==> run H <==
## aib_rx_bert
module aib_rx_bert #(
parameter [0:0] BERT_BUF_MODE_EN = 1   
)
(
input         clk,               
input         rstn,              
input [  3:0] rx_rst_pulse,      
input [  3:0] rx_start_pulse,    
input [  3:0] seed_in_en,        
input [  5:0] chk3_lane_sel_ff,  
input [  5:0] chk2_lane_sel_ff,  
input [  5:0] chk1_lane_sel_ff,  
input [  5:0] chk0_lane_sel_ff,  
input [  2:0] chk3_ptrn_sel_ff,  
input [  2:0] chk2_ptrn_sel_ff,  
input [  2:0] chk1_ptrn_sel_ff,  
input [  2:0] chk0_ptrn_sel_ff,  
input [319:0] rx_bert_data_i,    
input         sdr_mode,          
input   [1:0] r_fifo_mode,       
input         m_gen2_mode,       
output reg [ 48:0] rbert_bit_cnt_ff,  
output     [ 15:0] biterr_cnt_chk3,   
output     [ 15:0] biterr_cnt_chk2,   
output     [ 15:0] biterr_cnt_chk1,   
output     [ 15:0] biterr_cnt_chk0,   
output     [127:0] rx_bert3_data,     
output     [127:0] rx_bert2_data,     
output     [127:0] rx_bert1_data,     
output     [127:0] rx_bert0_data,     
output     [  3:0] rbert_running_ff   
);
clock: 5.06 ns
lec_check: 0
cap_margin: 20
core_margin: 2
core_utilization: 68
cts_cluster_size: 36
setup_slack_margin: 1.48
slew_margin: 20
run.sh (not shown) runs the stock make flow with config.mk's settings and CLKGATE_MAP_FILE=.
==> run P: changes against run H <==
--- a/flow/config.mk
+++ b/flow/config.mk
@@ -8,6 +8,4 @@
 export CAP_MARGIN = 20
 export CORE_MARGIN = 2
-export CORE_UTILIZATION = 68
-export CTS_CLUSTER_SIZE = 36
-export SETUP_SLACK_MARGIN = 1.48
+export CORE_UTILIZATION = 40
 export SLEW_MARGIN = 20
==> flow/constraint.sdc (replaced) <==
create_clock -name core_clock -period 7.03 [get_ports {clk}]
set_input_delay 1.4060 -clock core_clock [delete_from_list [all_inputs] [get_ports {clk}]]
set_output_delay 1.4060 -clock core_clock [all_outputs]
set_load 0.01 [all_outputs]
==> run K: changes against run H <==
==> flow/config.mk (replaced) <==
export PLATFORM = sky130hd
export DESIGN_NAME = aib_rx_bert
export DESIGN_NICKNAME = aib_rx_bert
export VERILOG_FILES = /design/flow/design.v
export SDC_FILE = /design/flow/constraint.sdc
export NUM_CORES = 4
export LEC_CHECK = 0
export ABC_AREA = 0
export CAP_MARGIN = 25
export CELL_PAD_IN_SITES_DETAIL_PLACEMENT = 0
export CELL_PAD_IN_SITES_GLOBAL_PLACEMENT = 1
export CORE_MARGIN = 4
export CORE_UTILIZATION = 38
export CTS_CLUSTER_SIZE = 50
export GPL_ROUTABILITY_DRIVEN = 1
export GPL_TIMING_DRIVEN = 1
export HOLD_SLACK_MARGIN = 0.28
export MAX_ROUTING_LAYER = met5
export MIN_ROUTING_LAYER = met1
export PLACE_DENSITY_LB_ADDON = 0.22
export SETUP_SLACK_MARGIN = 0.05
export SLEW_MARGIN = 40
export TNS_END_PERCENT = 55
==> flow/constraint.sdc (replaced) <==
create_clock -name core_clock -period 10.8 [get_ports {clk}]
set_input_delay 2.1600 -clock core_clock [delete_from_list [all_inputs] [get_ports {clk}]]
set_output_delay 2.1600 -clock core_clock [all_outputs]
set_load 0.01 [all_outputs]
==> run G: changes against run H <==
==> flow/config.mk (replaced) <==
export PLATFORM = sky130hd
export DESIGN_NAME = aib_rx_bert
export DESIGN_NICKNAME = aib_rx_bert
export VERILOG_FILES = /design/flow/design.v
export SDC_FILE = /design/flow/constraint.sdc
export NUM_CORES = 4
export LEC_CHECK = 0
export CAP_MARGIN = 15
export CELL_PAD_IN_SITES_GLOBAL_PLACEMENT = 3
export CORE_MARGIN = 6
export CORE_UTILIZATION = 15
export CTS_CLUSTER_SIZE = 30
export PLACE_DENSITY_LB_ADDON = 0.22
export SETUP_SLACK_MARGIN = 0.67
export SLEW_MARGIN = 15
export TNS_END_PERCENT = 25
==> flow/constraint.sdc (replaced) <==
create_clock -name core_clock -period 10.1 [get_ports {clk}]
set_input_delay 2.0200 -clock core_clock [delete_from_list [all_inputs] [get_ports {clk}]]
set_output_delay 2.0200 -clock core_clock [all_outputs]
set_load 0.01 [all_outputs]
==> qor summary <==
metric	run P	run H	run G	run K
Outcome	timing/DRC/antenna clean	did not finish	timing/DRC/antenna clean	timing/DRC/antenna clean
Last stage reached	-	global routing (5_1_grt)	-	-
Crit path buf inv count	6	-	5	4
Inverter count of the layout excluding clock inverters	86	-	86	86
Footprint of the flip-flops and latches	29400 um2	-	29400 um2	29400 um2
Power Dens Cells	251 nW/um2	-	179 nW/um2	162 nW/um2
Crit path arrival time	7.18 ns	-	9.16 ns	9.29 ns
R2R cell count	20	-	19	20
Placement Cell Area	90100 um2	90200 um2	95000 um2	89800 um2
Multi-In Gates	5441	-	5441	5441
Power in combinational cells	0.00689 W	-	0.00505 W	0.00449 W
Number of cells in the design after placement	10.5k	9555	14.8k	10.5k
Relative slew slack	18.2%	-	16.7%	32.0%
Final setup TNS	0 ns	-	0 ns	0 ns
Overall power	0.0240 W	-	0.0181 W	0.0154 W
No activity file was given, so power comes from the tool's default toggle rates.
